==> flow/design.v <==
module alu_top (
    input clk,
    input [15:0] a,
    input [15:0] b,
    input [5:0] alufn,
    input fail,
    output reg z,
    output reg v,
    output reg n,
    output reg [15:0] out
  );
  reg [15:0] a_q;
  reg [15:0] b_q;
  reg [5:0] alufn_q;
  reg fail_q;
  wire alu_z;
  wire alu_v;
  wire alu_n;
  wire [15:0] alu_out;
  alu_13 alu (
    .a(a_q),
    .b(b_q),
    .alufn(alufn_q),
    .fail(fail_q),
    .z(alu_z),
    .v(alu_v),
    .n(alu_n),
    .out(alu_out)
  );
  always @(posedge clk) begin
    a_q <= a;
    b_q <= b;
    alufn_q <= alufn;
    fail_q <= fail;
    z <= alu_z;
    v <= alu_v;
    n <= alu_n;
    out <= alu_out;
  end
endmodule

module adder16_15 (
    input [5:0] alufn,
    input [15:0] a,
    input [15:0] b,
    output reg z,
    output reg v,
    output reg n,
    output reg [15:0] addOUT
  );
  reg [15:0] out;
  always @* begin
    out = $signed(a) + $signed(b ^ {5'h10{alufn[0+0-:1]}}) + alufn[0+0-:1];
    addOUT = out;
    z = (~|out);
    v = (a[15+0-:1] & (b[15+0-:1] ^ alufn[0+0-:1]) & ~out[15+0-:1]) | (~a[15+0-:1] & ~(b[15+0-:1] ^ alufn[0+0-:1]) & out[15+0-:1]);
    n = out[15+0-:1];
  end
endmodule
module bool16_16 (
    input [5:0] alufn,
    input [15:0] a,
    input [15:0] b,
    output reg [15:0] boolOUT
  );
  always @* begin
    case (alufn[0+3-:4])
      4'h6: begin
        boolOUT = a ^ b;
      end
      4'h8: begin
        boolOUT = a & b;
      end
      4'ha: begin
        boolOUT = a;
      end
      4'he: begin
        boolOUT = a | b;
      end
      default: begin
        boolOUT = 1'h0;
      end
    endcase
  end
endmodule
module shift16_17 (
    input [5:0] alufn,
    input [15:0] a,
    input [15:0] b,
    output reg [15:0] shiftOUT
  );
  always @* begin
    case (alufn[0+1-:2])
      2'h0: begin
        shiftOUT = a << b;
      end
      2'h1: begin
        shiftOUT = a >> b;
      end
      2'h3: begin
        shiftOUT = $signed(a) >>> $signed(b);
      end
      default: begin
        shiftOUT = a;
      end
    endcase
  end
endmodule
module cmp16_18 (
    input [5:0] alufn,
    input z,
    input v,
    input n,
    output reg [15:0] compOUT
  );
  always @* begin
    case (alufn[1+1-:2])
      2'h1: begin
        compOUT = {15'h0000, z};
      end
      2'h2: begin
        compOUT = {15'h0000, v ^ n};
      end
      2'h3: begin
        compOUT = {15'h0000, z | (v ^ n)};
      end
      default: begin
        compOUT = 1'h0;
      end
    endcase
  end
endmodule
module muldiv16_19 (
    input [5:0] alufn,
    input [15:0] a,
    input [15:0] b,
    output reg z,
    output reg v,
    output reg n,
    output reg [15:0] muldivOUT
  );
  reg [31:0] out;
  always @* begin
    case (alufn[1+1-:2])
      2'h1: begin
        out = $signed(a) * $signed(b);
        z = (~|(out[0+15-:16]));
        if (a != 1'h0 && $signed(out[0+15-:16]) / $signed(a) != $signed(b)) begin
          v = 1'h1;
        end else begin
          v = 1'h0;
        end
        n = a[15+0-:1] ^ b[15+0-:1];
      end
      2'h2: begin
        if (b == 1'h0) begin
          out = 1'h0;
          z = 1'h0;
          v = 1'h0;
          n = 1'h0;
        end else begin
          out = $signed(a) / $signed(b);
          z = (~|(out[0+15-:16]));
          n = a[15+0-:1] ^ b[15+0-:1];
          v = 1'h0;
        end
      end
      2'h3: begin
        if (b == 1'h0) begin
          out = 1'h0;
          z = 1'h0;
          v = 1'h0;
          n = 1'h0;
        end else begin
          out = a - (a / b * b);
          z = (~|(out[0+15-:16]));
          n = out[15+0-:1];
          v = 1'h0;
        end
      end
      default: begin
        out = 1'h0;
        z = 1'h0;
        v = 1'h0;
        n = 1'h0;
      end
    endcase
    muldivOUT = out[0+15-:16];
  end
endmodule
module alu_13 (
    input [15:0] a,
    input [15:0] b,
    input [5:0] alufn,
    input fail,
    output reg z,
    output reg v,
    output reg n,
    output reg [15:0] out
  );
  wire [1-1:0] M_adder16_z;
  wire [1-1:0] M_adder16_v;
  wire [1-1:0] M_adder16_n;
  wire [16-1:0] M_adder16_addOUT;
  reg [6-1:0] M_adder16_alufn;
  reg [16-1:0] M_adder16_a;
  reg [16-1:0] M_adder16_b;
  adder16_15 adder16 (
    .alufn(M_adder16_alufn),
    .a(M_adder16_a),
    .b(M_adder16_b),
    .z(M_adder16_z),
    .v(M_adder16_v),
    .n(M_adder16_n),
    .addOUT(M_adder16_addOUT)
  );
  wire [16-1:0] M_bool16_boolOUT;
  reg [6-1:0] M_bool16_alufn;
  reg [16-1:0] M_bool16_a;
  reg [16-1:0] M_bool16_b;
  bool16_16 bool16 (
    .alufn(M_bool16_alufn),
    .a(M_bool16_a),
    .b(M_bool16_b),
    .boolOUT(M_bool16_boolOUT)
  );
  wire [16-1:0] M_shift16_shiftOUT;
  reg [6-1:0] M_shift16_alufn;
  reg [16-1:0] M_shift16_a;
  reg [16-1:0] M_shift16_b;
  shift16_17 shift16 (
    .alufn(M_shift16_alufn),
    .a(M_shift16_a),
    .b(M_shift16_b),
    .shiftOUT(M_shift16_shiftOUT)
  );
  wire [16-1:0] M_cmp16_compOUT;
  reg [6-1:0] M_cmp16_alufn;
  reg [1-1:0] M_cmp16_z;
  reg [1-1:0] M_cmp16_v;
  reg [1-1:0] M_cmp16_n;
  cmp16_18 cmp16 (
    .alufn(M_cmp16_alufn),
    .z(M_cmp16_z),
    .v(M_cmp16_v),
    .n(M_cmp16_n),
    .compOUT(M_cmp16_compOUT)
  );
  wire [1-1:0] M_muldiv16_z;
  wire [1-1:0] M_muldiv16_v;
  wire [1-1:0] M_muldiv16_n;
  wire [16-1:0] M_muldiv16_muldivOUT;
  reg [6-1:0] M_muldiv16_alufn;
  reg [16-1:0] M_muldiv16_a;
  reg [16-1:0] M_muldiv16_b;
  muldiv16_19 muldiv16 (
    .alufn(M_muldiv16_alufn),
    .a(M_muldiv16_a),
    .b(M_muldiv16_b),
    .z(M_muldiv16_z),
    .v(M_muldiv16_v),
    .n(M_muldiv16_n),
    .muldivOUT(M_muldiv16_muldivOUT)
  );
  reg [15:0] outT;
  always @* begin
    M_adder16_alufn = alufn;
    M_adder16_a = a;
    M_adder16_b = b;
    z = M_adder16_z;
    v = M_adder16_v;
    n = M_adder16_n;
    M_bool16_alufn = alufn;
    M_bool16_a = a;
    M_bool16_b = b;
    M_shift16_alufn = alufn;
    M_shift16_a = a;
    M_shift16_b = b;
    M_cmp16_alufn = alufn;
    M_cmp16_z = M_adder16_z;
    M_cmp16_v = M_adder16_v;
    M_cmp16_n = M_adder16_n;
    M_muldiv16_alufn = alufn;
    M_muldiv16_a = a;
    M_muldiv16_b = b;
    case (alufn[4+1-:2])
      2'h0: begin
        if (alufn[1+1-:2] == 2'h0) begin
          outT = M_adder16_addOUT;
        end else begin
          outT = M_muldiv16_muldivOUT;
          z = M_muldiv16_z;
          v = M_muldiv16_v;
          n = M_muldiv16_n;
        end
      end
      2'h1: begin
        outT = M_bool16_boolOUT;
      end
      2'h2: begin
        outT = M_shift16_shiftOUT;
      end
      2'h3: begin
        outT = M_cmp16_compOUT;
      end
    endcase
    out = outT ^ fail;
  end
endmodule
==> flow/run.sh <==
#!/bin/bash
# the make line also repeats each setting of config.mk as NAME=value (left out here)
make -C /OpenROAD-flow-scripts/flow DESIGN_CONFIG=/design/flow/config.mk WORK_HOME=/design/flow/orfs CLKGATE_MAP_FILE= finish
==> flow/config.mk <==
export PLATFORM = sky130hd
export DESIGN_NAME = alu_top
export DESIGN_NICKNAME = alu_top
export VERILOG_FILES = /design/flow/design.v
export SDC_FILE = /design/flow/constraint.sdc
export NUM_CORES = 4
export LEC_CHECK = 0
export CAP_MARGIN = 20
export CORE_MARGIN = 2
export CORE_UTILIZATION = 55
export CTS_CLUSTER_DIAMETER = 393
export HOLD_SLACK_MARGIN = 0.29
export SLEW_MARGIN = 20
export TNS_END_PERCENT = 5
==> flow/constraint.sdc <==
create_clock -name core_clock -period 65.6 [get_ports {clk}]
set_input_delay 13.1200 -clock core_clock [delete_from_list [all_inputs] [get_ports {clk}]]
set_output_delay 13.1200 -clock core_clock [all_outputs]
set_load 0.01 [all_outputs]
==> results.json, run 1 <==
{
  "grt_pass1_vias": 57000,
  "globalRouteOverflowTotal": 0,
  "yosysTopAreaCell": "ha_1",
  "hold_class": "reg -> reg",
  "path_class": "reg -> reg",
  "crit_top_cell": "buf_4",
  "cp.depth": 353,
  "tritoncts": "built",
  "synth-seq-cells": 58,
  "min_period_ns": 68.09,
  "syn-instance-count": 6081,
  "grt_util_all_layers_pct": 48.0,
  "drt-vias-per-instance": 6.26,
  "place.gp.congestion": 1.08,
  "edf_count": 0,
  "hold_ws_ns": 0.445,
  "slew_headroom_pct": 24.5,
  "antenna_found_initial": 6,
  "io_pins": 59,
  "crit_arrival_ns": 68.34,
  "chip_area_um2": 81000,
  "crit_slowest_cell": "or4_1",
  "hold_buffers": 0,
  "ys_chip_area_um2": 43300,
  "rsz0062_at_grt": "true",
  "cp_num_buf_inv": 43,
  "xor_share_pct": 8.67,
  "crit_path_start": "a_q[4]",
  "setup_tns_ns": -22.29,
  "finalWirelength_mm": 202,
  "hold_violations": 0,
  "hold_end": "out[0]",
  "syn2layout_area_growth_pct": 49.3,
  "seqCellArea_um2": 1170,
  "die_h_um": 285,
  "r2r-end": "out[15]",
  "synth_dominant_cell_count": "ha_1",
  "core_um2": 77700,
  "final_max_slew_viol_count": 0,
  "cts_sinks": 58,
  "first_pass_iters": 10,
  "r2r_cells": 353,
  "io_buffer_count": 58,
  "drtIter0Drc": 6894,
  "common_cells": "ha_1, nand2_1, nor2_1",
  "cts.clk_slew.worst_paths_ns": 0.07,
  "required_ns": 65.86,
  "remaining_drc_errors": 0,
  "r2r_slack_ns": -2.49,
  "warning_count": 54,
  "synth_warnings": 7,
  "ff_type": "dfxtp_1",
  "grt_pass1_wl_mm": 310,
  "top_cells_by_area": "ha_1, fa_1, xnor2_1",
  "cts_buffers": 9,
  "cts_buffer_depth": 2,
  "insertion_delay_ns": 0.35,
  "rows": 102,
  "die_x_um": 285,
  "crit_fanout": 12,
  "synth_top_area_share_pct": 20.3,
  "htree_levels": 3,
  "finalCritPeriodShare_pct": 104,
  "fmax_mhz": 14.7,
  "end_kind": "flop",
  "fillCellCount": 5128,
  "grt_max_degree": 65,
  "synthTopLogicFamily": "adder cells",
  "synth.area.mux_share_pct": 3.03,
  "worstMarginPinSlew_ns": 1.13,
  "critical_path.top_delay_family": "AND-OR/OR-AND gates",
  "r2r_start": "a_q[4]",
  "cpPeakStageDelay_ns": 0.63,
  "setup_viol_count_final": 16,
  "ys_cells": 6081,
  "comb_area_um2": 43300,
  "fp_util_pct": 55.7,
  "endpoint": "out[15]",
  "failed_checks": "negative setup slack",
  "final_cells": 9240,
  "postSynthSeqShare_pct": 2.68,
  "dp.cells": 9008,
  "synth-async-reset-ratio_pct": 0,
  "final_antenna_net_count": 0,
  "skew_ns": 0.0128,
  "ys_sh_aoi_pct": 28.0,
  "nNetsFinal": 9114,
  "outcome": "complete, but fails checks",
  "synthDistinctLibCells": 114,
  "worstHoldStart": "fail_q",
  "maxCapViolCount": 0,
  "synthSimpleGateAreaFrac_pct": 22.8,
  "synth_area_um2": 43300,
  "setup_ws_ns": -2.49,
  "fa_ha_area_share_pct": 28.5,
  "via_count": 57800,
  "placed_cell_area_um2": 60800,
  "cp-start-kind": "flop",
  "avgSynthCellArea_um2": 7.12,
  "wl_per_cell_um": 21.9,
  "hpwl_mm": 154,
  "cts_root_buf": "clkbuf_16",
  "hold_depth": 1,
  "fin_area_um2": 64600
}
==> per-layer routing <==
metal / global-route usage [%] / vias up / part of all wire [%]
met4: 28.2 / 8 / 7.6
met3: 13.7 / 1181 / 13
li1: - / 26000 / -
met5: 1.07 / - / 0.075
met2: 73.6 / 3855 / 42
met1: 59.5 / 26800 / 37
==> cell type report <==
cell class,count,share of cell area (%)
Clock buffer,10,0.354
Multi-Input combinational cell,5466,67.0
Clock inverter,6,0.103
Inverter,483,2.83
Tap cell,1040,2.01
Antenna cell,1,0.00387
Sequential cell,58,1.81
Timing Repair Buffer,2176,25.9
==> repair_timing <==
item / 4_1_cts / 5_1_grt
setup endpoints to repair: 17 / 19
cloned: 8 / 1
buffers inserted: 191 / 15
resized: 305 / 73
pin swaps: 248 / 64
==> stage by stage <==
step	util (%)	worst slack (ns)
after floorplan	-	-1.72
after global placement	78.3	-1.04
after detailed placement	78.3	-3.25
after CTS	82.5	-0.0791
after global routing	83.1	-5.42
final	83.1	-2.49
==> run 2, diff against run 1 <==
- CELL_PAD_IN_SITES_GLOBAL_PLACEMENT: default -> 0
- CORE_UTILIZATION: 55 -> 61
- CTS_CLUSTER_DIAMETER: 393 -> default
- CTS_CLUSTER_SIZE: default -> 77
- GPL_TIMING_DRIVEN: default -> 0
- HOLD_SLACK_MARGIN: 0.29 -> default
- MAX_ROUTING_LAYER: default -> met4
- MIN_ROUTING_LAYER: default -> met2
- PLACE_DENSITY: default -> 0.61
- SETUP_SLACK_MARGIN: default -> 5.0
- TNS_END_PERCENT: 5 -> 80
- clock period: 65.6 -> 80.0 ns (I/O delays scaled with it)
==> results.json, run 2 <==
{
  "outcome": "did not finish",
  "haltStage": "global routing",
  "error": "[ERROR GRT-0116] Global routing finished with congestion. Check the congestion regions in the DRC Viewer.",
  "syn-instance-count": 6081,
  "hpwl_mm": 146,
  "fp_util_pct": 61.7,
  "rows": 97,
  "pre_cts_ws_ns": -17.93,
  "edf_count": 0,
  "yosysTopAreaCell": "ha_1",
  "die_x_um": 270,
  "synthSimpleGateAreaFrac_pct": 22.8,
  "synth-async-reset-ratio_pct": 0,
  "ys_chip_area_um2": 43300,
  "synthDistinctLibCells": 114,
  "die_h_um": 270,
  "fa_ha_area_share_pct": 28.5,
  "synth_area_um2": 43300,
  "synth_dominant_cell_count": "ha_1",
  "io_buffer_count": 58,
  "grt_util_all_layers_pct": 92.2,
  "cts_sinks": 58,
  "chip_area_um2": 73100,
  "synth.area.mux_share_pct": 3.03,
  "synth_top_area_share_pct": 20.3,
  "synth_warnings": 7,
  "ys_cells": 6081,
  "cts_buffer_depth": 2,
  "avgSynthCellArea_um2": 7.12,
  "place.gp.congestion": 1.43,
  "xor_share_pct": 8.67,
  "postSynthSeqShare_pct": 2.68,
  "synthTopLogicFamily": "adder cells",
  "cts_root_buf": "clkbuf_16",
  "io_pins": 59,
  "globalRouteOverflowTotal": 1341,
  "common_cells": "ha_1, nand2_1, nor2_1",
  "htree_levels": 3,
  "core_um2": 70100,
  "cts_buffers": 9,
  "ys_sh_aoi_pct": 28.0,
  "top_cells_by_area": "ha_1, fa_1, xnor2_1",
  "synth-seq-cells": 58,
  "ff_type": "dfxtp_1"
}
## run 2: routing by layer
metal	global-route usage, %	overflow
met5	-	-
met4	75.4	149
met3	101	1029
met2	93.2	163
met1	-	-
## run 2: repair_timing
action                                  4_1_cts
endpoints found under the setup margin       19
hold buffers                                  0
cloned                                        4
resized                                     613
pin swaps                                   147
buffers inserted                            171
## run 2: stage by stage
step	cells	area (um^2)	utilization [%]
global placement	7229	45900	65.4
detailed placement	7246	46400	66.1
CTS	7437	50700	72.2
floorplan	6231	44100	-
==> run 3, diff against run 2 <==
- CAP_MARGIN: 20 -> 15
- CORE_ASPECT_RATIO: default -> 0.94
- CORE_UTILIZATION: 61 -> 58
- CTS_CLUSTER_SIZE: 77 -> 45
- GPL_TIMING_DRIVEN: 0 -> default
- HOLD_SLACK_MARGIN: default -> -0.09
- MAX_ROUTING_LAYER: met4 -> met5
- MIN_ROUTING_LAYER: met2 -> default
- PLACE_DENSITY: 0.61 -> default
- SETUP_SLACK_MARGIN: 5.0 -> -2.0
- TNS_END_PERCENT: 80 -> default
- clock period: 80.0 -> 69.2 ns (I/O delays scaled with it)
==> results.json, run 3 <==
{
  "outcome": "complete, but fails checks",
  "failed_checks": "negative setup slack",
  "r2r_cells": 346,
  "cts_root_buf": "clkbuf_16",
  "first_pass_iters": 8,
  "cp-start-kind": "flop",
  "ys_cells": 6081,
  "crit_fanout": 16,
  "finalCritPeriodShare_pct": 102,
  "synth_dominant_cell_count": "ha_1",
  "r2r_slack_ns": -1.61,
  "comb_area_um2": 41500,
  "common_cells": "ha_1, nand2_1, nor2_1",
  "r2r-end": "z",
  "crit_arrival_ns": 71.08,
  "maxCapViolCount": 0,
  "setup_ws_ns": -1.61,
  "synth-seq-cells": 58,
  "xor_share_pct": 8.67,
  "io_buffer_count": 58,
  "final_antenna_net_count": 0,
  "critical_path.top_delay_family": "AND-OR/OR-AND gates",
  "cp_num_buf_inv": 45,
  "hold_ws_ns": 0.520,
  "cpPeakStageDelay_ns": 0.61,
  "r2r_start": "alufn_q[4]",
  "min_period_ns": 70.81,
  "via_count": 57700,
  "synth_area_um2": 43300,
  "grt_pass1_vias": 55200,
  "cp.depth": 346,
  "syn-instance-count": 6081,
  "hpwl_mm": 159,
  "globalRouteOverflowTotal": 0,
  "wl_per_cell_um": 22.5,
  "synthSimpleGateAreaFrac_pct": 22.8,
  "hold_end": "out[0]",
  "endpoint": "z",
  "busiest_layer": "met2",
  "fmax_mhz": 14.1,
  "synth-async-reset-ratio_pct": 0,
  "edf_count": 0,
  "core_um2": 74200,
  "insertion_delay_ns": 0.38,
  "final_cells": 8966,
  "setup_tns_ns": -8.87,
  "syn2layout_area_growth_pct": 41.2,
  "required_ns": 69.47,
  "drt-vias-per-instance": 6.43,
  "end_kind": "flop",
  "avgSynthCellArea_um2": 7.12,
  "rows": 97,
  "dp.cells": 8903,
  "nNetsFinal": 8889,
  "finalWirelength_mm": 202,
  "fp_util_pct": 58.4,
  "path_class": "reg -> reg",
  "met1_usage_pct": 60.2,
  "warning_count": 52,
  "crit_slowest_cell": "nor3_1",
  "crit_path_start": "alufn_q[4]",
  "synth_top_area_share_pct": 20.3,
  "grt_pass1_wl_mm": 298,
  "postSynthSeqShare_pct": 2.68,
  "final_max_slew_viol_count": 0,
  "hold_class": "reg -> reg",
  "hold_violations": 0,
  "hold_depth": 1,
  "die_x_um": 286,
  "cts_sinks": 58,
  "drtIter0Drc": 7420,
  "htree_levels": 3,
  "cts_buffer_depth": 2,
  "slew_headroom_pct": 21.7,
  "chip_area_um2": 76800,
  "place.gp.congestion": 1.12,
  "skew_ns": 0.0145,
  "grt_max_degree": 64,
  "rsz0062_at_grt": "true",
  "grt_util_met2_pct": 76.6,
  "antenna_found_initial": 7,
  "die_h_um": 269,
  "ys_sh_aoi_pct": 28.0,
  "cts_buffers": 9,
  "pre_cts_ws_ns": -2.37,
  "hold_buffers": 0,
  "synth_warnings": 7,
  "io_pins": 59,
  "fa_ha_area_share_pct": 28.5,
  "tritoncts": "built",
  "remaining_drc_errors": 0,
  "use_met3_pct": 13.8,
  "setup_viol_count_final": 11,
  "seqCellArea_um2": 1170,
  "worstMarginPinSlew_ns": 1.17,
  "synth.area.mux_share_pct": 3.03,
  "synthTopLogicFamily": "adder cells",
  "ys_chip_area_um2": 43300,
  "cts.clk_slew.worst_paths_ns": 0.07,
  "synthDistinctLibCells": 114,
  "grt_util_all_layers_pct": 48.9,
  "worstHoldStart": "fail_q",
  "top_cells_by_area": "ha_1, fa_1, xnor2_1",
  "fillCellCount": 4787,
  "crit_top_cell": "buf_4",
  "ff_type": "dfxtp_1",
  "yosysTopAreaCell": "ha_1"
}
## run 3: cell type report
class	count	area share (%)
inverter	483	2.98
tap	990	2.03
timing repair buffer	1954	24.5
sequential	58	1.91
clock inverter	7	0.166
clock buffer	9	0.369
antenna	2	0.00819
multi-input combinational	5463	68.0
## run 3: per-stage QoR
step	cell area [um^2]	util (%)
5_1_grt	61100	82.4
3_3_place_gp	59400	80.1
4_1_cts	59800	80.7
3_5_place_dp	59400	80.1
6_report	61100	82.4
2_1_floorplan	44600	-
## run 3: layer usage
layer | part of all wire (%) | up-vias
li1 | - | 25600
met1 | 37 | 26500
met2 | 42 | 4202
met3 | 13 | 1353
met4 | 7.7 | 4
met5 | 0.013 | -
## run 3: what timing repair did
item | CTS | global route
resized | 18 | 207
setup endpoints to repair | 5 | 19
endpoints found under the hold margin | 0 | 0
buffers inserted | 3 | 42
pin swaps | 2 | 91
gates cloned | 1 | 3
==> run 4, diff against run 3 <==
- ABC_AREA: default -> 1
- CELL_PAD_IN_SITES_GLOBAL_PLACEMENT: 0 -> 2
- CORE_ASPECT_RATIO: 0.94 -> 1.66
- CORE_UTILIZATION: 58 -> 28
- CTS_CLUSTER_DIAMETER: default -> 164
- CTS_CLUSTER_SIZE: 45 -> 91
- GPL_TIMING_DRIVEN: default -> 0
- PLACE_DENSITY_LB_ADDON: default -> 0.16
- SETUP_SLACK_MARGIN: -2.0 -> default
- SLEW_MARGIN: 20 -> 10
- TNS_END_PERCENT: default -> 10
- clock period: 69.2 -> 47.4 ns (I/O delays scaled with it)
==> results.json, run 4 <==
{
  "synthTopLogicFamily": "adder cells",
  "hpwl_mm": 154,
  "avgSynthCellArea_um2": 6.21,
  "crit_path_start": "b_q[5]",
  "ys_cells": 6754,
  "grt_max_degree": 26,
  "common_cells": "nand2_1, inv_1, ha_1",
  "ys_sh_aoi_pct": 16.6,
  "syn2layout_area_growth_pct": 33.9,
  "place.gp.congestion": 1.01,
  "r2r-end": "out[15]",
  "r2r_slack_ns": -29.47,
  "endpoint": "out[15]",
  "nNetsFinal": 8472,
  "finalCritPeriodShare_pct": 162,
  "cts_root_buf": "clkbuf_16",
  "cts.clk_slew.worst_paths_ns": 0.06,
  "tritoncts": "built",
  "final_antenna_net_count": 0,
  "synth_dominant_cell_count": "nand2_1",
  "synth_warnings": 7,
  "failed_checks": "negative setup slack",
  "cp_num_buf_inv": 165,
  "core_um2": 149000,
  "io_pins": 59,
  "remaining_drc_errors": 0,
  "insertion_delay_ns": 0.34,
  "synth_top_area_share_pct": 21.0,
  "drtIter0Drc": 1861,
  "hold_end": "out[0]",
  "fmax_mhz": 13.0,
  "r2r_start": "b_q[5]",
  "crit_arrival_ns": 77.09,
  "warning_count": 52,
  "skew_ns": 0.0105,
  "edf_count": 0,
  "rows": 183,
  "globalRouteOverflowTotal": 0,
  "cp-start-kind": "flop",
  "outcome": "complete, but fails checks",
  "yosysTopAreaCell": "ha_1",
  "ys_chip_area_um2": 41900,
  "via_count": 46300,
  "worstMarginPinSlew_ns": 1.31,
  "final_max_slew_viol_count": 0,
  "worstHoldStart": "fail_q",
  "fillCellCount": 16600,
  "critical_path.top_delay_family": "simple AND/OR/NAND/NOR gates",
  "first_pass_iters": 6,
  "cpPeakStageDelay_ns": 0.70,
  "cts_sinks": 58,
  "r2r_cells": 623,
  "min_period_ns": 76.87,
  "hold_class": "reg -> reg",
  "setup_tns_ns": -533.62,
  "cp.depth": 623,
  "die_h_um": 503,
  "postSynthSeqShare_pct": 2.77,
  "crit_slowest_cell": "fa_1",
  "syn-instance-count": 6754,
  "xor_share_pct": 9.71,
  "finalWirelength_mm": 193,
  "top_cells_by_area": "ha_1, nand2_1, inv_1",
  "antenna_found_initial": 0,
  "crit_fanout": 8,
  "die_x_um": 304,
  "final_util_pct": 37.6,
  "slew_headroom_pct": 12.7,
  "hold_depth": 1,
  "rsz0062_at_grt": "true",
  "required_ns": 47.62,
  "setup_ws_ns": -29.47,
  "grt_pass1_vias": 47000,
  "synthDistinctLibCells": 84,
  "synth-async-reset-ratio_pct": 0,
  "synthSimpleGateAreaFrac_pct": 28.0,
  "cts_buffer_depth": 2,
  "hold_buffers": 0,
  "maxCapViolCount": 0,
  "chip_area_um2": 153000,
  "synth-seq-cells": 58,
  "placed_cell_area_um2": 46600,
  "fin_area_um2": 56200,
  "drt-vias-per-instance": 4.87,
  "fa_ha_area_share_pct": 29.4,
  "path_class": "reg -> reg",
  "setup_viol_count_final": 19,
  "synth_area_um2": 41900,
  "hold_violations": 0,
  "htree_levels": 3,
  "io_buffer_count": 58,
  "crit_top_cell": "nand2_2",
  "cts_buffers": 9,
  "grt_util_all_layers_pct": 24.3,
  "synth.area.mux_share_pct": 0.376,
  "fp_util_pct": 28.1,
  "ff_type": "dfxtp_1",
  "end_kind": "flop",
  "wl_per_cell_um": 20.4,
  "grt_pass1_wl_mm": 282
}
[run 4: repair_timing]
| action | 4_1_cts | 5_1_grt |
|---|---|---|
| gates resized | 453 | 716 |
| setup buffers | 347 | 213 |
| setup endpoints to repair | 19 | 19 |
| pin swaps | 250 | 519 |
| gates cloned | 8 | 6 |
| endpoints found under the hold margin | 0 | 0 |
[run 4: routing by layer]
metal	routed length, um	global-route usage [%]	vias up
li1	-	-	23200
met1	65400	22.2	21800
met2	109000	52.0	833
met3	4590	1.47	456
met4	13900	13.2	0
met5	0	0	-
[run 4: cell type report]
class                      count  area (um^2)  area share, %
timing repair buffer         636         5280           9.41
sequential                    58         1180           2.10
inverter                    1203         4700           8.37
multi-input combinational   5465        40800           72.6
timing repair inverter         1         8.76         0.0156
buffer                       178         1480           2.64
clock inverter                 5         55.1         0.0980
clock buffer                  10          239          0.426
antenna                        1         2.50        0.00446
tap                         1942         2430           4.33
[run 4: through the flow]
stage | worst slack, ns | hold WS (ns) | cells
floorplan | -25.69 | 0.412 | 6904
global placement | -49.08 | 0.420 | 8904
detailed placement | -48.29 | 0.433 | 8914
CTS | -32.95 | 0.442 | 9281
global route | -34.44 | 0.474 | 9498
finish | -29.47 | 0.439 | 9499
==> run 5, diff against run 4 <==
- ABC_AREA: 1 -> default
- CAP_MARGIN: 15 -> 20
- CELL_PAD_IN_SITES_GLOBAL_PLACEMENT: 2 -> default
- CORE_ASPECT_RATIO: 1.66 -> default
- CORE_UTILIZATION: 28 -> 58
- CTS_CLUSTER_DIAMETER: 164 -> default
- CTS_CLUSTER_SIZE: 91 -> default
- GPL_TIMING_DRIVEN: 0 -> default
- HOLD_SLACK_MARGIN: -0.09 -> default
- MAX_ROUTING_LAYER: met5 -> default
- PLACE_DENSITY_LB_ADDON: 0.16 -> default
- SLEW_MARGIN: 10 -> 20
- TNS_END_PERCENT: 10 -> default
- clock period: 47.4 -> 65.1 ns (I/O delays scaled with it)
==> results.json, run 5 <==
{
  "cts_buffer_depth": 2,
  "pre_cts_ws_ns": -4.47,
  "die_h_um": 277,
  "synthTopLogicFamily": "adder cells",
  "avgSynthCellArea_um2": 7.12,
  "error": "[ERROR GRT-0232] Routing congestion too high. Check the congestion heatmap in the GUI.",
  "io_buffer_count": 58,
  "top_cells_by_area": "ha_1, fa_1, xnor2_1",
  "io_pins": 59,
  "place.gp.congestion": 1.15,
  "ys_chip_area_um2": 43300,
  "synth_area_um2": 43300,
  "fp_util_pct": 58.3,
  "die_x_um": 277,
  "synthSimpleGateAreaFrac_pct": 22.8,
  "globalRouteOverflowTotal": 4453,
  "syn-instance-count": 6081,
  "edf_count": 0,
  "yosysTopAreaCell": "ha_1",
  "fa_ha_area_share_pct": 28.5,
  "synth-seq-cells": 58,
  "synth.area.mux_share_pct": 3.03,
  "synth_warnings": 7,
  "htree_levels": 3,
  "synth_top_area_share_pct": 20.3,
  "core_um2": 74200,
  "synth_dominant_cell_count": "ha_1",
  "haltStage": "global routing",
  "cts_sinks": 58,
  "outcome": "did not finish",
  "postSynthSeqShare_pct": 2.68,
  "synthDistinctLibCells": 114,
  "chip_area_um2": 76800,
  "cts_root_buf": "clkbuf_16",
  "ff_type": "dfxtp_1",
  "common_cells": "ha_1, nand2_1, nor2_1",
  "dp.cells": 8948,
  "ys_sh_aoi_pct": 28.0,
  "synth-async-reset-ratio_pct": 0,
  "cts_buffers": 9,
  "rows": 100,
  "hpwl_mm": 163,
  "ys_cells": 6081,
  "hold_buffers": 0,
  "xor_share_pct": 8.67,
  "grt_util_all_layers_pct": 99.3
}
## run 5: through the flow
step	TNS, ns	hold slack (ns)	area (um^2)
2_1_floorplan	-13.37	0.414	46200
3_3_place_gp	-11.04	0.436	61000
3_5_place_dp	-52.75	0.464	61000
4_1_cts	-1.77	0.441	64600
## run 5: per-layer routing
layer / GRT overflow / track usage [%]
met1: 126 / 91.8
met2: 3139 / 119
met3: 141 / 84.3
met4: 1033 / 109
met5: 14 / 63.9
## run 5: what timing repair did
item,CTS
endpoints found under the setup margin,19
pin swaps,223
setup buffers,218
resized,315
cloned,5
==> run 6, diff against run 5 <==
- ABC_AREA: default -> 0
- CAP_MARGIN: 20 -> 15
- CELL_PAD_IN_SITES_GLOBAL_PLACEMENT: default -> 0
- CORE_ASPECT_RATIO: default -> 0.88
- CORE_UTILIZATION: 58 -> 72
- CTS_CLUSTER_DIAMETER: default -> 380
- CTS_CLUSTER_SIZE: default -> 45
- HOLD_SLACK_MARGIN: default -> -0.09
- MAX_ROUTING_LAYER: default -> met5
- PLACE_DENSITY: default -> 0.67
- SETUP_SLACK_MARGIN: default -> -2.0
- clock period: 65.1 -> 67.7 ns (I/O delays scaled with it)
==> results.json, run 6 <==
{
  "hold_buffers": 0,
  "place.gp.congestion": 1.23,
  "synth_warnings": 7,
  "synth-seq-cells": 58,
  "core_um2": 59600,
  "haltStage": "global routing",
  "chip_area_um2": 62100,
  "common_cells": "ha_1, nand2_1, nor2_1",
  "ff_type": "dfxtp_1",
  "top_cells_by_area": "ha_1, fa_1, xnor2_1",
  "die_x_um": 265,
  "edf_count": 0,
  "synth_area_um2": 43300,
  "synth_dominant_cell_count": "ha_1",
  "die_h_um": 234,
  "fp_util_pct": 72.6,
  "globalRouteOverflowTotal": 1790,
  "synth-async-reset-ratio_pct": 0,
  "cts_buffers": 9,
  "outcome": "did not finish",
  "xor_share_pct": 8.67,
  "dp.cells": 7825,
  "io_pins": 59,
  "synth_top_area_share_pct": 20.3,
  "ys_chip_area_um2": 43300,
  "synth.area.mux_share_pct": 3.03,
  "io_buffer_count": 58,
  "grt_util_all_layers_pct": 94.0,
  "cts_root_buf": "clkbuf_16",
  "yosysTopAreaCell": "ha_1",
  "ys_cells": 6081,
  "ys_sh_aoi_pct": 28.0,
  "postSynthSeqShare_pct": 2.68,
  "rows": 84,
  "avgSynthCellArea_um2": 7.12,
  "fa_ha_area_share_pct": 28.5,
  "synthTopLogicFamily": "adder cells",
  "cts_buffer_depth": 2,
  "error": "[ERROR GRT-0232] Routing congestion too high. Check the congestion heatmap in the GUI.",
  "synthSimpleGateAreaFrac_pct": 22.8,
  "htree_levels": 3,
  "synthDistinctLibCells": 114,
  "cts_sinks": 58,
  "hpwl_mm": 144,
  "syn-instance-count": 6081
}
[run 6: layer usage]
layer / GRT usage [%] / overflow
met4: 101 / 455
met5: 64.7 / 11
met2: 108 / 1087
met1: 88.8 / 116
met3: 84.4 / 121
[run 6: repair_timing]
item                                    4_1_cts
buffers inserted                             48
endpoints found under the setup margin       16
gates cloned                                  5
pin swaps                                    59
gates resized                               117
[run 6: metrics by stage]
stage | hold slack [ns] | setup TNS [ns] | setup slack (ns) | instance area [um^2]
2_1_floorplan | 0.414 | -10.18 | -1.93 | 45000
3_3_place_gp | 0.422 | -7.73 | -1.41 | 52900
3_5_place_dp | 0.423 | -48.83 | -4.32 | 52900
4_1_cts | 0.433 | -13.99 | -2.00 | 54100
==> run 7, diff against run 6 <==
- ABC_AREA: 0 -> default
- CAP_MARGIN: 15 -> 20
- CELL_PAD_IN_SITES_GLOBAL_PLACEMENT: 0 -> default
- CORE_ASPECT_RATIO: 0.88 -> 1.41
- CORE_UTILIZATION: 72 -> 32
- CTS_CLUSTER_DIAMETER: 380 -> default
- CTS_CLUSTER_SIZE: 45 -> default
- GPL_ROUTABILITY_DRIVEN: default -> 1
- HOLD_SLACK_MARGIN: -0.09 -> default
- MIN_ROUTING_LAYER: default -> met2
- PLACE_DENSITY: 0.67 -> default
- SETUP_SLACK_MARGIN: -2.0 -> default
- TNS_END_PERCENT: default -> 60
- clock period: 67.7 -> 132.0 ns (I/O delays scaled with it)
==> results.json, run 7 <==
{
  "end_kind": "flop",
  "syn2layout_area_growth_pct": 9.81,
  "r2r_cells": 343,
  "slew_headroom_pct": 9.62,
  "crit_fanout": 63,
  "setup_viol_count_final": 0,
  "io_pins": 59,
  "path_class": "reg -> reg",
  "worstHoldStart": "fail_q",
  "cts_buffer_depth": 2,
  "via_count": 66400,
  "maxCapViolCount": 0,
  "synth.area.mux_share_pct": 3.03,
  "antenna_found_initial": 7,
  "hold_violations": 0,
  "grt_util_all_layers_pct": 48.6,
  "fmax_mhz": 10.4,
  "yosysTopAreaCell": "ha_1",
  "endpoint": "out[15]",
  "grt_pass1_vias": 69500,
  "synth_top_area_share_pct": 20.3,
  "cts_sinks": 58,
  "cp-start-kind": "flop",
  "rsz0062_at_grt": "false",
  "required_ns": 132.31,
  "crit_slowest_cell": "o32ai_1",
  "postSynthSeqShare_pct": 2.68,
  "synth-seq-cells": 58,
  "avgSynthCellArea_um2": 7.12,
  "die_h_um": 441,
  "core_um2": 135000,
  "synthSimpleGateAreaFrac_pct": 22.8,
  "hold_class": "reg -> reg",
  "drtIter0Drc": 16200,
  "fillCellCount": 14800,
  "r2r_start": "alufn_q[1]",
  "nNetsFinal": 7144,
  "hold_ws_ns": 0.434,
  "cts.clk_slew.worst_paths_ns": 0.09,
  "globalRouteOverflowTotal": 0,
  "synth-async-reset-ratio_pct": 0,
  "hold_end": "out[0]",
  "synth_warnings": 7,
  "wl_per_cell_um": 28.5,
  "ctsResizeCount": 0,
  "cts_buffers": 9,
  "ys_sh_aoi_pct": 28.0,
  "cts_root_buf": "clkbuf_16",
  "ys_cells": 6081,
  "finalCritPeriodShare_pct": 73.1,
  "crit_path_start": "alufn_q[1]",
  "synth_dominant_cell_count": "ha_1",
  "synth_area_um2": 43300,
  "synthDistinctLibCells": 114,
  "hpwl_mm": 178,
  "min_period_ns": 96.51,
  "hold_depth": 1,
  "htree_levels": 3,
  "rows": 160,
  "hold_buffers": 0,
  "worstMarginPinSlew_ns": 1.34,
  "warning_count": 50,
  "cp.depth": 343,
  "edf_count": 0,
  "synthTopLogicFamily": "adder cells",
  "crit_arrival_ns": 96.81,
  "drt-vias-per-instance": 8.24,
  "place.gp.congestion": 1.07,
  "setup_tns_ns": 0,
  "cpPeakStageDelay_ns": 0.87,
  "syn-instance-count": 6081,
  "first_pass_iters": 17,
  "final_cells": 8057,
  "final_antenna_net_count": 0,
  "dp.cells": 7993,
  "remaining_drc_errors": 0,
  "setup_ws_ns": 35.49,
  "skew_ns": 0.0337,
  "common_cells": "ha_1, nand2_1, nor2_1",
  "outcome": "complete, no violations",
  "ys_chip_area_um2": 43300,
  "r2r_slack_ns": 35.49,
  "fa_ha_area_share_pct": 28.5,
  "io_buffer_count": 58,
  "top_cells_by_area": "ha_1, fa_1, xnor2_1",
  "fp_util_pct": 32.2,
  "critical_path.top_delay_family": "AND-OR/OR-AND gates",
  "insertion_delay_ns": 0.43,
  "grt_pass1_wl_mm": 323,
  "finalWirelength_mm": 229,
  "tritoncts": "built",
  "final_max_slew_viol_count": 0,
  "ff_type": "dfxtp_1",
  "grt_max_degree": 64,
  "die_x_um": 314,
  "pre_cts_ws_ns": 39.22,
  "post_cts_buffers": 0,
  "xor_share_pct": 8.67,
  "chip_area_um2": 138000,
  "r2r-end": "out[15]",
  "cp_num_buf_inv": 34
}
-- run 7: layout make-up --
cell class	instances	area (um^2)	area share (%)
Multi-Input combinational cell	5460	40100	84.4
Tap cell	1782	2230	4.69
Inverter	483	1810	3.81
Timing Repair Buffer	212	1750	3.68
Sequential cell	58	1170	2.46
Clock buffer	9	225	0.474
Antenna cell	46	115	0.242
Clock inverter	7	101	0.213
-- run 7: per-layer routing --
layer | global-route usage, % | vias up | wire length [um]
met2 | 61.9 | 19300 | 110000
met5 | 20.6 | - | 2900
met1 | - | 22200 | 0
met4 | 14.8 | 82 | 34000
met3 | 55.4 | 2945 | 82300
li1 | - | 21900 | -
-- run 7: through the flow --
stage / utilization (%) / area (um^2)
detailed placement: 35.0 / 47000
CTS: 35.2 / 47400
finish: 35.3 / 47500
global route: 35.3 / 47500
floorplan: - / 43800
global placement: 35.0 / 47000
==> run 8, diff against run 7 <==
- CORE_ASPECT_RATIO: 1.41 -> default
- CORE_UTILIZATION: 32 -> 57
- CTS_CLUSTER_SIZE: default -> 42
- GPL_ROUTABILITY_DRIVEN: 1 -> default
- HOLD_SLACK_MARGIN: default -> 0.29
- MAX_ROUTING_LAYER: met5 -> default
- MIN_ROUTING_LAYER: met2 -> default
- TNS_END_PERCENT: 60 -> 100
- clock period: 132.0 -> 65.3 ns (I/O delays scaled with it)
==> results.json, run 8 <==
{
  "outcome": "did not finish",
  "haltStage": "global routing",
  "error": "[ERROR GRT-0232] Routing congestion too high. Check the congestion heatmap in the GUI.",
  "synth_dominant_cell_count": "ha_1",
  "chip_area_um2": 78200,
  "xor_share_pct": 8.67,
  "cts_buffer_depth": 2,
  "top_cells_by_area": "ha_1, fa_1, xnor2_1",
  "htree_levels": 3,
  "syn-instance-count": 6081,
  "postSynthSeqShare_pct": 2.68,
  "edf_count": 0,
  "cts_sinks": 58,
  "die_h_um": 280,
  "ys_cells": 6081,
  "synth_top_area_share_pct": 20.3,
  "placed_cell_area_um2": 61400,
  "synth-seq-cells": 58,
  "fa_ha_area_share_pct": 28.5,
  "synthTopLogicFamily": "adder cells",
  "place.gp.congestion": 1.10,
  "globalRouteOverflowTotal": 4325,
  "core_um2": 75600,
  "io_buffer_count": 58,
  "yosysTopAreaCell": "ha_1",
  "die_x_um": 280,
  "avgSynthCellArea_um2": 7.12,
  "synthDistinctLibCells": 114,
  "fp_util_pct": 57.3,
  "synthSimpleGateAreaFrac_pct": 22.8,
  "cts_root_buf": "clkbuf_16",
  "synth-async-reset-ratio_pct": 0,
  "hold_buffers": 0,
  "synth_warnings": 7,
  "common_cells": "ha_1, nand2_1, nor2_1",
  "ff_type": "dfxtp_1",
  "ys_sh_aoi_pct": 28.0,
  "rows": 101,
  "hpwl_mm": 164,
  "grt_util_all_layers_pct": 98.4,
  "cts_buffers": 9,
  "synth.area.mux_share_pct": 3.03,
  "ys_chip_area_um2": 43300,
  "synth_area_um2": 43300,
  "io_pins": 59
}
## run 8: what timing repair did
action | in CTS
setup buffers | 214
cloned | 8
endpoints found under the setup margin | 18
endpoints found under the hold margin | 0
pin swaps | 239
gates resized | 350
## run 8: metrics by stage
step | worst slack (ns) | TNS, ns | instances | hold WS, ns
floorplan | -2.01 | -11.14 | 6231 | 0.414
global placement | -1.80 | -10.34 | 9014 | 0.428
detailed placement | -4.21 | -46.75 | 9014 | 0.425
CTS | -0.716 | -2.34 | 9251 | 0.466
## run 8: metal layers
layer  track usage (%)  GRT overflow
met4               109          1037
met2               118          2994
met1              91.1           150
met3              82.9           118
met5              64.0            26
==> run 9, diff against run 8 <==
- CORE_UTILIZATION: 57 -> 61
- CTS_CLUSTER_DIAMETER: default -> 370
- CTS_CLUSTER_SIZE: 42 -> 45
- HOLD_SLACK_MARGIN: 0.29 -> default
- MAX_ROUTING_LAYER: default -> met4
- clock period: 65.3 -> 68.5 ns (I/O delays scaled with it)
==> results.json, run 9 <==
{
  "outcome": "complete, but fails checks",
  "failed_checks": "negative setup slack",
  "path_class": "reg -> reg",
  "cts_buffer_depth": 2,
  "finalWirelength_mm": 209,
  "common_cells": "ha_1, nand2_1, nor2_1",
  "synth_top_area_share_pct": 20.3,
  "ys_cells": 6081,
  "final_max_slew_viol_count": 0,
  "io_pins": 59,
  "crit_arrival_ns": 71.35,
  "comb_area_um2": 44800,
  "htree_levels": 3,
  "hold_end": "out[0]",
  "r2r_slack_ns": -2.58,
  "insertion_delay_ns": 0.36,
  "crit_path_start": "alufn_q[4]",
  "yosysTopAreaCell": "ha_1",
  "worstMarginPinSlew_ns": 1.43,
  "endpoint": "out[15]",
  "synth-seq-cells": 58,
  "r2r_start": "alufn_q[4]",
  "hold_violations": 0,
  "tritoncts": "built",
  "crit_fanout": 11,
  "warning_count": 52,
  "remaining_drc_errors": 0,
  "crit_top_cell": "o21a_1",
  "antenna_found_initial": 9,
  "place.gp.congestion": 1.17,
  "slew_headroom_pct": 4.21,
  "xor_share_pct": 8.67,
  "ff_type": "dfxtp_1",
  "hold_class": "reg -> reg",
  "min_period_ns": 71.08,
  "synth_warnings": 7,
  "cp.depth": 349,
  "synth_area_um2": 43300,
  "critical_path.top_delay_family": "AND-OR/OR-AND gates",
  "die_h_um": 270,
  "nNetsFinal": 8028,
  "final_antenna_net_count": 0,
  "wl_met2_mm": 84.4,
  "synthDistinctLibCells": 114,
  "r2r_cells": 349,
  "grt_util_all_layers_pct": 50.7,
  "rows": 97,
  "synth-async-reset-ratio_pct": 0,
  "via_count": 56100,
  "avgSynthCellArea_um2": 7.12,
  "cpPeakStageDelay_ns": 0.59,
  "drtIter0Drc": 8214,
  "postSynthSeqShare_pct": 2.68,
  "cts_sinks": 58,
  "top_layer": "met4",
  "fp_util_pct": 61.7,
  "synthSimpleGateAreaFrac_pct": 22.8,
  "rsz0062_at_grt": "true",
  "required_ns": 68.76,
  "grt_pass1_wl_mm": 283,
  "finalCritPeriodShare_pct": 104,
  "worstHoldStart": "fail_q",
  "r2r-end": "out[15]",
  "wl_met3_mm": 31.2,
  "syn2layout_area_growth_pct": 34.3,
  "io_buffer_count": 58,
  "wl_met1_mm": 71.2,
  "fillCellCount": 4483,
  "edf_count": 0,
  "cts_root_buf": "clkbuf_16",
  "maxCapViolCount": 0,
  "cp_num_buf_inv": 38,
  "end_kind": "flop",
  "synth.area.mux_share_pct": 3.03,
  "globalRouteOverflowTotal": 0,
  "fmax_mhz": 14.1,
  "ys_chip_area_um2": 43300,
  "synthTopLogicFamily": "adder cells",
  "cp-start-kind": "flop",
  "seqCellArea_um2": 1170,
  "top_cells_by_area": "ha_1, fa_1, xnor2_1",
  "chip_area_um2": 73100,
  "grt_max_degree": 57,
  "synth_dominant_cell_count": "ha_1",
  "skew_ns": 0.0165,
  "core_um2": 70100,
  "hold_buffers": 0,
  "setup_ws_ns": -2.58,
  "grt_pass1_vias": 49000,
  "cts.clk_slew.worst_paths_ns": 0.07,
  "cts_buffers": 9,
  "hold_depth": 1,
  "drt-vias-per-instance": 6.95,
  "die_x_um": 270,
  "crit_slowest_cell": "fa_1",
  "syn-instance-count": 6081,
  "ys_sh_aoi_pct": 28.0,
  "hpwl_mm": 142,
  "final_util_pct": 82.9,
  "wl_per_cell_um": 26.0,
  "fa_ha_area_share_pct": 28.5,
  "setup_viol_count_final": 16,
  "hold_ws_ns": 0.453,
  "first_pass_iters": 15
}
-- run 9: through the flow --
step / setup slack [ns] / TNS (ns) / area, um^2 / std cells
finish: -2.58 / -24.36 / 58100 / 8061
CTS: 0.0115 / 0 / 53000 / 7828
floorplan: 0.0282 / 0 / 45500 / 6231
global route: -4.48 / -54.94 / 58100 / 8060
detailed placement: -2.98 / -23.64 / 51500 / 7738
global placement: -1.63 / -8.07 / 51500 / 7738
-- run 9: final cells by class --
cell class / count / area share, %
Antenna cell: 8 / 0.0344
Clock buffer: 9 / 0.387
Clock inverter: 7 / 0.215
Inverter: 483 / 3.14
Multi-Input combinational cell: 5467 / 77.0
Sequential cell: 58 / 2.02
Tap cell: 940 / 2.02
Timing Repair Buffer: 1089 / 15.1
-- run 9: timing repair --
| item | 4_1_cts | 5_1_grt |
|---|---|---|
| pin swaps | 58 | 418 |
| buffers inserted | 70 | 218 |
| setup endpoints to repair | 16 | 19 |
| resized | 116 | 641 |
| cloned | 4 | 7 |
-- run 9: routing by layer --
| layer | vias to the layer above | track usage, % |
|---|---|---|
| li1 | 23900 | - |
| met1 | 25500 | 60.1 |
| met2 | 4865 | 73.7 |
| met3 | 1802 | 15.9 |
| met4 | 0 | 32.8 |
| met5 | - | - |
==> run 10, diff against run 9 <==
- ABC_AREA: default -> 1
- CELL_PAD_IN_SITES_GLOBAL_PLACEMENT: default -> 1
- CORE_UTILIZATION: 61 -> 53
- CTS_CLUSTER_DIAMETER: 370 -> 164
- CTS_CLUSTER_SIZE: 45 -> 98
- MAX_ROUTING_LAYER: met4 -> default
- PLACE_DENSITY_LB_ADDON: default -> 0.28
- SLEW_MARGIN: 20 -> 5
- TNS_END_PERCENT: 100 -> 5
- clock period: 68.5 -> 80.0 ns (I/O delays scaled with it)
==> results.json, run 10 <==
{
  "ff_type": "dfxtp_1",
  "crit_path_start": "alufn_q[4]",
  "cts_sinks": 58,
  "top_cells_by_area": "ha_1, nand2_1, inv_1",
  "die_h_um": 285,
  "synth_area_um2": 41900,
  "globalRouteOverflowTotal": 0,
  "r2r-end": "out[15]",
  "wl_per_cell_um": 18.1,
  "finalCritPeriodShare_pct": 94.5,
  "final_antenna_net_count": 0,
  "fmax_mhz": 13.2,
  "postSynthSeqShare_pct": 2.77,
  "synth-async-reset-ratio_pct": 0,
  "final_util_pct": 65.9,
  "synthTopLogicFamily": "adder cells",
  "yosysTopAreaCell": "ha_1",
  "hold_depth": 1,
  "cp-start-kind": "flop",
  "cp.depth": 619,
  "finalWirelength_mm": 153,
  "synth_dominant_cell_count": "nand2_1",
  "first_pass_iters": 7,
  "crit_arrival_ns": 75.88,
  "synth_top_area_share_pct": 21.0,
  "insertion_delay_ns": 0.36,
  "warning_count": 49,
  "drt-vias-per-instance": 5.55,
  "edf_count": 0,
  "xor_share_pct": 9.71,
  "critical_path.top_delay_family": "simple AND/OR/NAND/NOR gates",
  "grt_max_degree": 52,
  "cts_buffer_depth": 2,
  "skew_ns": 0.0150,
  "remaining_drc_errors": 0,
  "crit_fanout": 17,
  "fp_util_pct": 53.3,
  "place.gp.congestion": 1.12,
  "ys_cells": 6754,
  "path_class": "reg -> reg",
  "grt_util_all_layers_pct": 34.5,
  "cp_num_buf_inv": 88,
  "wl_met2_mm": 65.2,
  "wl_met3_mm": 13.3,
  "maxCapViolCount": 0,
  "tritoncts": "built",
  "worstMarginPinSlew_ns": 1.03,
  "final_max_slew_viol_count": 0,
  "cts.clk_slew.worst_paths_ns": 0.07,
  "min_period_ns": 75.63,
  "synth_warnings": 7,
  "cpPeakStageDelay_ns": 0.54,
  "syn2layout_area_growth_pct": 23.6,
  "setup_viol_count_final": 0,
  "synthDistinctLibCells": 84,
  "avgSynthCellArea_um2": 6.21,
  "grt_pass1_wl_mm": 226,
  "fa_ha_area_share_pct": 29.4,
  "synthSimpleGateAreaFrac_pct": 28.0,
  "synth-seq-cells": 58,
  "via_count": 46900,
  "hold_class": "reg -> reg",
  "top_layer": "met5",
  "ys_sh_aoi_pct": 16.6,
  "antenna_found_initial": 3,
  "drtIter0Drc": 4383,
  "rows": 103,
  "r2r_cells": 619,
  "nNetsFinal": 8311,
  "wl_met1_mm": 65.6,
  "crit_top_cell": "nand2_1",
  "core_um2": 78600,
  "hold_end": "out[0]",
  "outcome": "complete, no violations",
  "cts_buffers": 9,
  "seqCellArea_um2": 1180,
  "grt_pass1_vias": 42000,
  "die_x_um": 285,
  "slew_headroom_pct": 30.9,
  "synth.area.mux_share_pct": 0.376,
  "r2r_start": "alufn_q[4]",
  "end_kind": "flop",
  "ys_chip_area_um2": 41900,
  "io_pins": 59,
  "endpoint": "out[15]",
  "hpwl_mm": 113,
  "io_buffer_count": 58,
  "htree_levels": 3,
  "chip_area_um2": 81400,
  "fillCellCount": 7228,
  "hold_violations": 0,
  "crit_slowest_cell": "fa_1",
  "syn-instance-count": 6754,
  "cts_root_buf": "clkbuf_16",
  "worstHoldStart": "fail_q",
  "common_cells": "nand2_1, inv_1, ha_1",
  "comb_area_um2": 39000,
  "r2r_slack_ns": 4.37,
  "required_ns": 80.25
}
run 10: layout make-up:
class | instances | share of cell area [%]
clock buffer | 9 | 0.434
tap | 1050 | 2.53
antenna | 1 | 0.00483
timing repair inverter | 4 | 0.0555
multi-input combinational | 5463 | 75.1
sequential | 58 | 2.27
inverter | 1203 | 8.83
timing repair buffer | 652 | 10.5
clock inverter | 7 | 0.241
run 10: per-stage QoR:
stage / hold slack [ns] / cells / cell area (um^2) / setup slack (ns) / setup TNS [ns]
after floorplan: 0.412 / 6904 / 42500 / 0.633 / 0
after global placement: 0.418 / 8201 / 46200 / -1.43 / -9.11
after detailed placement: 0.422 / 8202 / 46200 / -3.14 / -28.83
after CTS: 0.439 / 8235 / 46900 / 0.0451 / 0
after global routing: 0.456 / 8446 / 51800 / -1.76 / -14.17
final: 0.440 / 8447 / 51800 / 4.37 / 0
run 10: metal layers:
layer  track usage, %  vias up
met3             5.06      581
li1                 -    22900
met2             53.3     2082
met1             47.8    21400
met5            0.640        -
met4             14.6        6
run 10: timing repair:
action	CTS	global route
pin swaps	4	370
hold endpoints to repair	0	0
gates resized	44	762
hold buffers	0	0
setup endpoints to repair	15	19
buffers inserted	15	202
gates cloned	2	11
==> run 11, diff against run 10 <==
- ABC_AREA: 1 -> default
- CAP_MARGIN: 20 -> 15
- CELL_PAD_IN_SITES_GLOBAL_PLACEMENT: 1 -> 2
- CORE_ASPECT_RATIO: default -> 1.89
- CORE_UTILIZATION: 53 -> 28
- CTS_CLUSTER_DIAMETER: 164 -> default
- CTS_CLUSTER_SIZE: 98 -> 45
- HOLD_SLACK_MARGIN: default -> -0.09
- MAX_ROUTING_LAYER: default -> met5
- PLACE_DENSITY_LB_ADDON: 0.28 -> 0.16
- SETUP_SLACK_MARGIN: default -> -2.0
- SLEW_MARGIN: 5 -> 20
- TNS_END_PERCENT: 5 -> default
- clock period: 80.0 -> 47.4 ns (I/O delays scaled with it)
==> results.json, run 11 <==
{
  "outcome": "complete, but fails checks",
  "failed_checks": "negative setup slack",
  "synthDistinctLibCells": 114,
  "chip_area_um2": 158000,
  "cpPeakStageDelay_ns": 0.61,
  "critical_path.top_delay_family": "AND-OR/OR-AND gates",
  "met1_usage_pct": 27.1,
  "path_class": "reg -> reg",
  "r2r_cells": 368,
  "endpoint": "out[15]",
  "first_pass_iters": 8,
  "fa_ha_area_share_pct": 28.5,
  "antenna_found_initial": 2,
  "grt_util_all_layers_pct": 31.2,
  "grt_pass1_vias": 58600,
  "syn-instance-count": 6081,
  "yosysTopAreaCell": "ha_1",
  "required_ns": 47.69,
  "final_antenna_net_count": 0,
  "synth_dominant_cell_count": "ha_1",
  "busiest_layer": "met2",
  "comb_area_um2": 43800,
  "drt-vias-per-instance": 5.29,
  "r2r_slack_ns": -20.95,
  "tritoncts": "built",
  "nNetsFinal": 9412,
  "ff_type": "dfxtp_1",
  "synthSimpleGateAreaFrac_pct": 22.8,
  "core_um2": 154000,
  "grt_max_degree": 72,
  "hold_end": "out[0]",
  "finalWirelength_mm": 252,
  "worstMarginPinSlew_ns": 1.09,
  "setup_viol_count_final": 19,
  "ys_cells": 6081,
  "seqCellArea_um2": 1170,
  "synth_top_area_share_pct": 20.3,
  "crit_arrival_ns": 68.64,
  "skew_ns": 0.0258,
  "grt_util_met2_pct": 63.2,
  "fmax_mhz": 14.6,
  "crit_top_cell": "buf_4",
  "final_util_pct": 44.7,
  "xor_share_pct": 8.67,
  "hold_depth": 1,
  "fp_util_pct": 28.1,
  "io_buffer_count": 58,
  "synth_area_um2": 43300,
  "hold_class": "reg -> reg",
  "insertion_delay_ns": 0.38,
  "setup_tns_ns": -367.57,
  "remaining_drc_errors": 0,
  "setup_ws_ns": -20.95,
  "edf_count": 0,
  "rsz0062_at_grt": "true",
  "place.gp.congestion": 0.984,
  "die_h_um": 545,
  "maxCapViolCount": 0,
  "hpwl_mm": 210,
  "cts_buffer_depth": 2,
  "ys_sh_aoi_pct": 28.0,
  "finalCritPeriodShare_pct": 144,
  "top_cells_by_area": "ha_1, fa_1, xnor2_1",
  "wl_per_cell_um": 24.0,
  "die_x_um": 290,
  "warning_count": 52,
  "postSynthSeqShare_pct": 2.68,
  "io_pins": 59,
  "cts_buffers": 9,
  "hold_violations": 0,
  "cts_sinks": 58,
  "via_count": 55500,
  "crit_path_start": "a_q[4]",
  "cp-start-kind": "flop",
  "pre_cts_ws_ns": -24.54,
  "syn2layout_area_growth_pct": 59.0,
  "ys_chip_area_um2": 43300,
  "common_cells": "ha_1, nand2_1, nor2_1",
  "grt_pass1_wl_mm": 366,
  "synth-seq-cells": 58,
  "crit_fanout": 12,
  "htree_levels": 3,
  "r2r_start": "a_q[4]",
  "end_kind": "flop",
  "synth.area.mux_share_pct": 3.03,
  "use_met3_pct": 2.55,
  "avgSynthCellArea_um2": 7.12,
  "drtIter0Drc": 2571,
  "globalRouteOverflowTotal": 0,
  "r2r-end": "out[15]",
  "min_period_ns": 68.35,
  "cts_root_buf": "clkbuf_16",
  "rows": 198,
  "final_max_slew_viol_count": 0,
  "cp.depth": 368,
  "cp_num_buf_inv": 87,
  "worstHoldStart": "fail_q",
  "slew_headroom_pct": 26.4,
  "fillCellCount": 15800,
  "synth_warnings": 7,
  "cts.clk_slew.worst_paths_ns": 0.08,
  "synthTopLogicFamily": "adder cells",
  "synth-async-reset-ratio_pct": 0,
  "crit_slowest_cell": "or4_1"
}
run 11: area by class of cell:
cell class,count,area share (%)
Antenna cell,1,0.00364
Tap cell,2000,3.64
Clock buffer,10,0.347
Sequential cell,58,1.70
Timing Repair Buffer,2478,27.9
Clock inverter,6,0.0600
Inverter,483,2.66
Multi-Input combinational cell,5462,63.7
run 11: what timing repair did:
action	CTS	global route
setup buffers	111	36
gates cloned	3	0
hold buffers	0	0
pin swaps	129	117
setup endpoints to repair	19	19
gates resized	245	145
run 11: per-layer routing:
layer | part of all wire, % | routed length [um]
met5 | 0 | 0
met2 | 55 | 137000
met4 | 11 | 27000
met1 | 32 | 79400
met3 | 3.2 | 7980
run 11: through the flow:
step / std cells / cell area, um^2 / hold WS [ns]
5_1_grt: 10500 / 68800 / 0.460
2_1_floorplan: 6231 / 46300 / 0.414
3_3_place_gp: 10300 / 65300 / 0.421
6_report: 10500 / 68800 / 0.433
3_5_place_dp: 10300 / 65300 / 0.427
4_1_cts: 10500 / 67800 / 0.437
